// cpu
module cpu (
    input clk, 
    input reset,
    output reg [31:0] iaddr,
    input [31:0] idata,
    output reg [31:0] daddr,
    input [31:0] drdata,
    output reg [31:0] dwdata,
    output reg [3:0] dwe
);
Size: ~5300 cells after synthesis, about 67000 sq um of cells after synthesis.
export LEC_CHECK = 0
export ABC_AREA = 0
export CAP_MARGIN = 20
export CELL_PAD_IN_SITES_DETAIL_PLACEMENT = 2
export CELL_PAD_IN_SITES_GLOBAL_PLACEMENT = 1
export CORE_MARGIN = 2
export CORE_UTILIZATION = 70
export CTS_CLUSTER_SIZE = 37
export MAX_ROUTING_LAYER = met4
export MIN_ROUTING_LAYER = met2
export PLACE_DENSITY = 0.91
export SETUP_SLACK_MARGIN = 1.34
export SLEW_MARGIN = 20
export TNS_END_PERCENT = 75
create_clock -name core_clock -period 7.28 [get_ports {clk}]
run.sh (not shown) runs the stock make flow with config.mk's settings and CLKGATE_MAP_FILE=.
The first run aborted during detailed placement (3_5_place_dp).
Edit:
- ABC_AREA: 0 -> default
- CELL_PAD_IN_SITES_DETAIL_PLACEMENT: 2 -> default
- CELL_PAD_IN_SITES_GLOBAL_PLACEMENT: 1 -> default
- CORE_UTILIZATION: 70 -> 58
- CTS_CLUSTER_SIZE: 37 -> default
- MAX_ROUTING_LAYER: met4 -> default
- MIN_ROUTING_LAYER: met2 -> default
- PLACE_DENSITY: 0.91 -> default
- SETUP_SLACK_MARGIN: 1.34 -> -0.55
- TNS_END_PERCENT: 75 -> default
- clock period: 7.28 -> 5.87 ns (I/O delays scaled with it)
=> Now the flow never finished: it broke off in global routing (5_1_grt), error GRT-0232; synthesized area does not change; synthesized cell count is unchanged; die size went up by 20%.
Edit:
- CORE_UTILIZATION: 58 -> 50
- PLACE_DENSITY: default -> 0.6
- SETUP_SLACK_MARGIN: -0.55 -> 0.89
Result:
- The changed run reached the layout checks and failed them: setup timing
- area after synthesis stays the same
- synthesized cell count stays the same
- die area goes up by about a fifth
Edit:
- CORE_UTILIZATION: 50 -> 44
- SETUP_SLACK_MARGIN: 0.89 -> default
- clock period: 5.87 -> 10.6 ns (I/O delays scaled with it)
=> The new run produced a clean layout. Clock power decreases by 45%. Via count drops by 12%. Final area is lower by 16%. Core utilization falls by 18 points. Die area went up by 13%. Register-to-register slack improved by 3.4 ns.

---

## before
Starting RTL as in the previous note.
==> flow/design.v (excerpt) <==
module cpu (
    input clk, 
    input reset,
    output reg [31:0] iaddr,
    input [31:0] idata,
    output reg [31:0] daddr,
    input [31:0] drdata,
    output reg [31:0] dwdata,
    output reg [3:0] dwe
);
export LEC_CHECK = 0
export CAP_MARGIN = 10
export CORE_MARGIN = 2
export CORE_UTILIZATION = 72
export CTS_CLUSTER_DIAMETER = 313
export CTS_CLUSTER_SIZE = 40
export HOLD_SLACK_MARGIN = -0.08
export PLACE_DENSITY = 0.64
export SLEW_MARGIN = 20
export TNS_END_PERCENT = 40
create_clock -name core_clock -period 3.35 [get_ports {clk}]
No final results exist for before, since it was stopped by error DPL-0033 during detailed placement (3_5_place_dp).
Inputs modified between before and after:
# before
export LEC_CHECK = 0
export CAP_MARGIN = 10
export CORE_MARGIN = 2
export CORE_UTILIZATION = 72
export CTS_CLUSTER_DIAMETER = 313
export CTS_CLUSTER_SIZE = 40
export HOLD_SLACK_MARGIN = -0.08
export PLACE_DENSITY = 0.64
export SLEW_MARGIN = 20
export TNS_END_PERCENT = 40
create_clock -name core_clock -period 3.35 [get_ports {clk}]
# after
export LEC_CHECK = 0
export CAP_MARGIN = 20
export CORE_MARGIN = 2
export CORE_UTILIZATION = 50
export PLACE_DENSITY = 0.6
export SLEW_MARGIN = 20
create_clock -name core_clock -period 5.87 [get_ports {clk}]
## What came out
Reported for after and before, number of top-level design ports turned out identical to the last digit.
In the tables for after and before, height of the chip reads higher with after.
Nothing crashed in after and all stages finished; the problem is that the final layout failed, the offending checks being negative setup slack.
Of after and before, the higher effective utilization at floorplan belongs to before.

---

run A:
cpu again, from the RTL that the note above started with.
Settings: LEC_CHECK=0, CAP_MARGIN=10, CORE_MARGIN=2, CORE_UTILIZATION=72, CTS_CLUSTER_DIAMETER=313, CTS_CLUSTER_SIZE=40, HOLD_SLACK_MARGIN=0.26, PLACE_DENSITY=0.64, SETUP_SLACK_MARGIN=0.47, SLEW_MARGIN=20; clock period 3.35 ns.
Status(run A) = ERROR, stage = 3_5_place_dp
Input changes introduced in run B (baseline for comparison: run A):
- CTS_CLUSTER_DIAMETER: 313 -> unset
- CAP_MARGIN: 10 -> 20
- SETUP_SLACK_MARGIN: 0.47 -> unset
- SLEW_MARGIN: 20 -> 15
- CELL_PAD_IN_SITES_GLOBAL_PLACEMENT: unset -> 2
- HOLD_SLACK_MARGIN: 0.26 -> unset
- PLACE_DENSITY: 0.64 -> unset
- TNS_END_PERCENT: unset -> 80
- CORE_UTILIZATION: 72 -> 40
- CTS_CLUSTER_SIZE: 40 -> unset
- CORE_MARGIN: 2 -> 6
- the clock period (ns, I/O delays scaled along): 3.35 -> 11.0
==> results <==
Taking run A as the reference, in run B sequential-to-total area share from yosys stat barely changed; area fraction in full adders, half adders and majority gates flat. Run B finished end to end and its layout was clean on timing, DRC and antenna. Diff run B..run A | multiplexer area fraction after synthesis | unchanged. Changes observed in run B relative to run A: floorplan core area climbed 78%, die size climbed about 90%, vertical extent of the die climbed about 36%, post-synthesis instance area barely changed, overall die width climbed 110 um.
--- input diff run B..run C ---
- CORE_MARGIN changed from 6 to 2
- SETUP_SLACK_MARGIN newly set to 2.77
- PLACE_DENSITY newly set to 0.6
- TNS_END_PERCENT removed (was 80)
- CELL_PAD_IN_SITES_GLOBAL_PLACEMENT removed (was 2)
- MAX_ROUTING_LAYER newly set to met4
- SLEW_MARGIN changed from 15 to 20
- MIN_ROUTING_LAYER newly set to met2
[summary]
- Worst slack at placement was lower in the run labelled run B.
- Between run B and run C, the floorplan core density is higher for run B.
- Seen in the log of run C: GRT-0116 during 5_1_grt, after which the run never completed.
- From run B to run C, number of different library cells in the post-synthesis netlist did not move at all.
- Against run B, run C reports a post-CTS resize count that is higher.
The inputs of run D differ from those of run C as listed below.
- CORE_UTILIZATION changed from 40 to 66
- MIN_ROUTING_LAYER removed (was met2)
- SETUP_SLACK_MARGIN changed from 2.77 to 0.92
- PLACE_DENSITY removed (was 0.6)
- MAX_ROUTING_LAYER removed (was met4)
- the clock period (ns, I/O delays scaled along) changed from 11.0 to 3.73
Notes after the runs:
Each of run C and run D falls short of a clean finish. Run C | ERROR | 5_1_grt. Run D against run C: die size shrank by 67000 sq um, number of rows in the core area shrank by 22%, proportion of synthesized chip area in sequential cells held steady, pre-CTS worst setup slack shrank by 4.38 ns, die extent in y shrank by about 22%. Going from run C to run D, buffer count from post-CTS setup fixing up about 20%; TritonCTS buffer count down 4.6%; area after synthesis flat.
Setup changes, run D to run E
- changing SETUP_SLACK_MARGIN from 0.92 to 1.03
- setting TNS_END_PERCENT to 5 for the first time
- changing CORE_UTILIZATION from 66 to 57
- setting MAX_ROUTING_LAYER to met4 for the first time
- changing the clock period (ns, I/O delays scaled along) from 3.73 to 5.87
Notes after the runs:
Number of buffers inserted by post-CTS setup repair for run E: 34 down relative to run D. Run D -> run E: total cell area at the placement stage decreased by a few percent. NOTE: weighted congestion reported at the end of routability-driven placement in run E falls short of that of run D. Run E vs run D: total CTS buffers down. Run E did not run to completion, as it errored out during 5_1_grt. On die footprint, the lower figure sits with run D, not run E.
Power and IR drop assume default switching activity.
